==> run a <==
==> flow/design.v (excerpt) <==
module blockRunner(
    input wire CLK,              
    input wire RST_BTN,          
    output wire VGA_HS_O,        
    output wire VGA_VS_O,        
    output reg [3:0] VGA_R,      
    output reg [3:0] VGA_G,      
    output reg [3:0] VGA_B,      
    output wire a, ba, c, d, e, f, g,
    output wire a1, ba1, c1, d1, e1, f1, g1,
    output wire a2, ba2, c2, d2, e2, f2, g2,
    output wire a3, ba3, c3, d3, e3, f3, g3,
    input SW0,
    input KEY0,
    input KEY1,
    input KEY2,
    input KEY3
    );
    wire rst = ~RST_BTN;     
    reg [15:0] cnt;
    reg pix_stb;
    always @(posedge CLK)
        if (RST_BTN == 1'b0)
            {pix_stb, cnt} <= 17'd0;
        else
            {pix_stb, cnt} <= cnt + 16'h8000;   
    wire [9:0] x;   
    wire [8:0] y;   
    vga640x480 display (
        .i_clk(CLK),
        .i_pix_stb(pix_stb),
        .i_rst(rst),
        .o_hs(VGA_HS_O),
        .o_vs(VGA_VS_O),
        .o_x(x),
        .o_y(y)
    );
   	wire backDrop, sun, moon, cloud, cloud2, cloud3;
   	assign backDrop = ((x > 0) & (y > 300) & (x < 640) & (y < 477)) ? 1 : 0;
	assign sun = ((x > 475) & (y > 50) & (x < 550) & (y < 125)) ? 1 : 0;
	assign moon = ((x > 475) & (y > 50) & (x < 550) & (y < 125)) ? 1 : 0;
	assign cloud = ((x > cloud1X) & (x < cloud1Width + cloud1X) & (y > 75) & (y < 125)) ? 1 : 0;
	assign cloud2 = ((x > cloud2X) & (x < cloud2Width + cloud2X) & (y > 100) & (y < 150)) ? 1 : 0;
	assign cloud3 = ((x > cloud3X) & (x < cloud3Width + cloud3X) & (y > 85) & (y < 135)) ? 1 : 0;
  ...
clock: 11.1 ns
lec_check: 0
abc_area: 0
cap_margin: 15
core_margin: 2
core_utilization: 72
cts_cluster_size: 34
place_density_lb_addon: 0.0
setup_slack_margin: 3.15
slew_margin: 20
run.sh (not shown) runs the stock make flow with config.mk's settings and CLKGATE_MAP_FILE=.
==> inputs of run b, as changes to run a <==
ABC_AREA = not set   (was 0)
CAP_MARGIN = 20   (was 15)
CORE_UTILIZATION = 66   (was 72)
CTS_CLUSTER_SIZE = 47   (was 34)
PLACE_DENSITY_LB_ADDON = not set   (was 0.0)
SETUP_SLACK_MARGIN = not set   (was 3.15)
==> flow/constraint.sdc (replaced) <==
create_clock -name core_clock -period 6.75 [get_ports {CLK}]
set_input_delay 1.3500 -clock core_clock [delete_from_list [all_inputs] [get_ports {CLK}]]
set_output_delay 1.3500 -clock core_clock [all_outputs]
set_load 0.01 [all_outputs]
==> notes.md <==
The flow run is done. The flow ran to the end and the layout has no timing, DRC or antenna violations. Routed wire length on met2 landed at 33.23 mm. Routing resource usage on met3 recorded by global route was 0.07089. At the later pin of the worst-skew pair, clock insertion delay measures 590 ps. Summing over the stages, the warning tally comes to 58. Data-path buffer share of cell area in the final layout landed at 0.02897.

Per report_power, the Sequential row totals 2.40 mW. Count of non-CTS buffers in the layout landed at 91. For this block, the initial DRC count from the detailed router was 2095. Along the critical path, the tally of buffer and inverter instances is 1. The filler cells instantiated in the layout total 2179. Setup slack of the most critical reg-to-reg path landed at 6250 ps. Least setup slack across all paths after layout landed at 3377 ps.

The number of global-route vias before repair was 21811. The detailed router placed 22228 vias in this run. The timing report shows that the slowest cell on the worst path is sky130_fd_sc_hd__edfxtp_1.
(the above is from run a)
==> notes.md <==
The flow run is done. The sequential power reported by the tool is 3.90 mW. The later pin in the worst-skew pair is clocked with a latency of 580 ps. The flow ran to the end and the layout has no timing, DRC or antenna violations. Data-path buffer share of cell area in the final layout landed at 0.03579.

Number of violations reported at the end of detailed-routing iteration 0 landed at 1738. Routed wire length on met2 landed at 32.05 mm. Via total after detailed routing landed at 21669. On met3, the global router reports a usage of 0.04772. OpenROAD warning count landed at 59. Counting both buffers and inverters, the worst setup path holds a total of 5. Filler cell count landed at 2750. The slowest stage of the critical path is the sky130_fd_sc_hd__clkdlybuf4s50_1 cell.

Count of non-CTS buffers in the layout landed at 116.
(the above is from run b)

==> branch harbor <==
blockRunner again, from the RTL that the note above started with.
clock: 10.0 ns
lec_check: 0
abc_area: 1
cap_margin: 25
cell_pad_in_sites_detail_placement: 2
cell_pad_in_sites_global_placement: 2
core_aspect_ratio: 0.6
core_margin: 7
core_utilization: 40
cts_cluster_size: 84
gpl_routability_driven: 0
gpl_timing_driven: 0
max_routing_layer: met5
setup_slack_margin: 0.16
slew_margin: 0
tns_end_percent: 15
==> branch onyx: changes against branch harbor <==
- CAP_MARGIN: 25 -> 10
- CELL_PAD_IN_SITES_DETAIL_PLACEMENT: 2 -> not set
- CELL_PAD_IN_SITES_GLOBAL_PLACEMENT: 2 -> not set
- CORE_ASPECT_RATIO: 0.6 -> not set
- CORE_MARGIN: 7 -> 2
- CORE_UTILIZATION: 40 -> 70
- CTS_CLUSTER_SIZE: 84 -> 73
- GPL_ROUTABILITY_DRIVEN: 0 -> not set
- GPL_TIMING_DRIVEN: 0 -> not set
- HOLD_SLACK_MARGIN: not set -> -0.09
- MAX_ROUTING_LAYER: met5 -> not set
- SETUP_SLACK_MARGIN: 0.16 -> not set
- SLEW_MARGIN: 0 -> 5
- TNS_END_PERCENT: 15 -> not set
==> flow/constraint.sdc (replaced) <==
create_clock -name core_clock -period 4.62 [get_ports {CLK}]
set_input_delay 0.9240 -clock core_clock [delete_from_list [all_inputs] [get_ports {CLK}]]
set_output_delay 0.9240 -clock core_clock [all_outputs]
set_load 0.01 [all_outputs]
==> comparison <==
- Synthesized area is the same in branch onyx and branch harbor.
- In branch onyx the sequential power is larger than in branch harbor, by 110%.
- Branch harbor finished with timing, DRC and antenna clean. Branch onyx produced a layout that fails on negative setup slack.
- Critical path depth: branch harbor is lower than branch onyx (3).
- Of branch harbor and branch onyx, branch onyx has the higher design area (gap about 4%, measured against branch onyx).
- Against branch harbor, the count of clock-buffer cells in the layout of branch onyx is lower by 13.
- Synthesized cell count is the same in branch harbor and branch onyx.
- Of branch harbor and branch onyx, branch harbor has the higher routed wire length (gap 24%, measured against branch onyx).
- Power: branch harbor is lower than branch onyx (about 55%).
- Of branch harbor and branch onyx, branch harbor has the higher sequential share of layout area (gap 1.2 points).
==> figures <==
metric	branch harbor	branch onyx
Met3 routed wirelength	5360 um	8460 um
Worst vdd ir	136 uV	562 uV
Length in cells of the worst reg-to-reg path	23	22
Placement-stage cell area	27800 um^2	28200 um^2
OpenROAD warning count	59	61
Multi-input combinational area share	50.8%	50.2%
Fillers	7417	2186
Start point of the critical path	display.h_count[6]	b3X[1]
Post-CTS setup buffer count	0	33
Post-route setup slack	2.15 ns	-0.819 ns
Number of search-and-repair iterations in the first detailed-routing pass	5	7
Wire length on met2	44500 um	37800 um
Slowest cell on the critical path	sky130_fd_sc_hd__inv_1	sky130_fd_sc_hd__edfxtp_1
Total number of placement rows	72	70
Clock-cell share of area	4.19%	4.17%
Hold WS	0.0515 ns	0.0417 ns
Setup TNS	0 ns	-7.08 ns
Final std cell area, no fill	29100 um^2	30200 um^2
Required time at the worst-slack endpoint	8.00 ns	3.70 ns
Result of the run	finished clean	failed layout checks
Violated checks	-	negative setup slack

==> trial 69 <==
Starting RTL as in the previous note.
// blockRunner
module blockRunner(
    input wire CLK,              
    input wire RST_BTN,          
    output wire VGA_HS_O,        
    output wire VGA_VS_O,        
    output reg [3:0] VGA_R,      
    output reg [3:0] VGA_G,      
    output reg [3:0] VGA_B,      
    output wire a, ba, c, d, e, f, g,
    output wire a1, ba1, c1, d1, e1, f1, g1,
    output wire a2, ba2, c2, d2, e2, f2, g2,
    output wire a3, ba3, c3, d3, e3, f3, g3,
    input SW0,
    input KEY0,
    input KEY1,
    input KEY2,
    input KEY3
    );
Settings: LEC_CHECK=0, ABC_AREA=1, CAP_MARGIN=20, CORE_MARGIN=2, CORE_UTILIZATION=72, CTS_CLUSTER_DIAMETER=381, CTS_CLUSTER_SIZE=16, PLACE_DENSITY_LB_ADDON=0.29, SETUP_SLACK_MARGIN=-0.27, SLEW_MARGIN=20; clock period 4.64 ns.
==> trial 31: changes against trial 69 <==
Settings changed: CORE_UTILIZATION 72 to 70, CTS_CLUSTER_DIAMETER 381 to default.
==> summary of the runs <==
Trial 31 completed, yet does not pass: setup timing. Trial 69 failed in global routing, error GRT-0232.
Synthesized area is the same in trial 31 and trial 69.
In synthesized cell count, trial 31 and trial 69 do not differ.
Between trial 31 and trial 69, the lower die area is in trial 69 (gap about 2.8%, measured against trial 69).
==> figures <==
Weighted congestion at the end of routability-driven global placement: trial 69 1.04; trial 31 1.04
Chip Area: trial 69 37500 um^2; trial 31 38500 um^2
Result of the run: trial 69 did not finish; trial 31 complete, but fails checks
Stage where the flow stopped: trial 69 global routing; trial 31 -
Violated checks: trial 69 -; trial 31 setup timing
Post-Place Setup Slack: trial 69 -0.381 ns; trial 31 -0.351 ns
Floorplan core area: trial 69 35500 um^2; trial 31 36500 um^2
Count of buffers added by post-CTS timing repair for setup: trial 69 15; trial 31 9
Die boundary width: trial 69 194 um; trial 31 196 um
Post-Place Cell Area: trial 69 28400 um^2; trial 31 28100 um^2
HPWL after DPL: trial 69 61.0 mm; trial 31 55.7 mm
Number of cells upsized or downsized after cts: trial 69 93; trial 31 66
Cell row count: trial 69 69; trial 31 70
H-tree depth reported by CTS: trial 69 1; trial 31 2
Overall die height: trial 69 194 um; trial 31 196 um
CTS buffer count: trial 69 24; trial 31 37
Pre-placement core utilization: trial 69 0.730; trial 31 0.709

==> inputs of 11-04 <==
blockRunner again, from the RTL that the note above started with.
clock: 4.75 ns
lec_check: 0
abc_area: 1
cap_margin: 15
core_margin: 2
core_utilization: 72
cts_cluster_size: 72
hold_slack_margin: 0.06
place_density: 0.64
setup_slack_margin: -0.18
slew_margin: 20
==> 08-28 (differences from 11-04) <==
- ABC_AREA: 1 -> not set
- CAP_MARGIN: 15 -> 20
- CORE_UTILIZATION: 72 -> 40
- CTS_CLUSTER_SIZE: 72 -> not set
- HOLD_SLACK_MARGIN: 0.06 -> not set
- PLACE_DENSITY: 0.64 -> not set
- SETUP_SLACK_MARGIN: -0.18 -> not set
==> flow/constraint.sdc (replaced) <==
create_clock -name core_clock -period 5.84 [get_ports {CLK}]
set_input_delay 1.1680 -clock core_clock [delete_from_list [all_inputs] [get_ports {CLK}]]
set_output_delay 1.1680 -clock core_clock [all_outputs]
set_load 0.01 [all_outputs]
==> comparison table <==
Non-clock buffer instance count of the final layout: 11-04 202; 08-28 172
Final Cell Area: 11-04 29600 um2; 08-28 29200 um2
Placed wire-length estimate after detailed placement: 11-04 54.8 mm; 08-28 54.2 mm
Result of the run: 11-04 finished with violations; 08-28 finished clean
Violated checks: 11-04 negative setup slack; 08-28 -
Most used standard cell by instance count after synthesis: 11-04 sky130_fd_sc_hd__nand2_1; 08-28 sky130_fd_sc_hd__ha_1
Placed Instance Area: 11-04 27800 um2; 08-28 27300 um2
Number of global-route vias before repair: 11-04 24.7k; 08-28 21.2k
Power dissipated in the clock network: 11-04 2.99 mW; 08-28 2.69 mW
Area overhead of the layout relative to synthesis: 11-04 14.2%; 08-28 15.2%
Combinational fraction of design power: 11-04 54.2%; 08-28 48.8%
Clock transition at path regs: 11-04 70 ps; 08-28 60 ps
Multi-input gates: 11-04 2479; 08-28 2151
Source of the worst register-to-register timing path: 11-04 b4X[2]; 08-28 b4X[1]
Share of total power consumed by net switching: 11-04 45.6%; 08-28 42.5%
Setup violations, final: 11-04 12; 08-28 0
Wire length the detailed router placed on met1: 11-04 29.1 mm; 08-28 32.8 mm
End of the worst register-to-register path: 11-04 b1Height[0]; 08-28 b1Width[2]
Global routing met3 resource utilization: 11-04 6.40%; 08-28 3.12%
Power figures rest on the tool's default switching activity, not on a simulated workload.
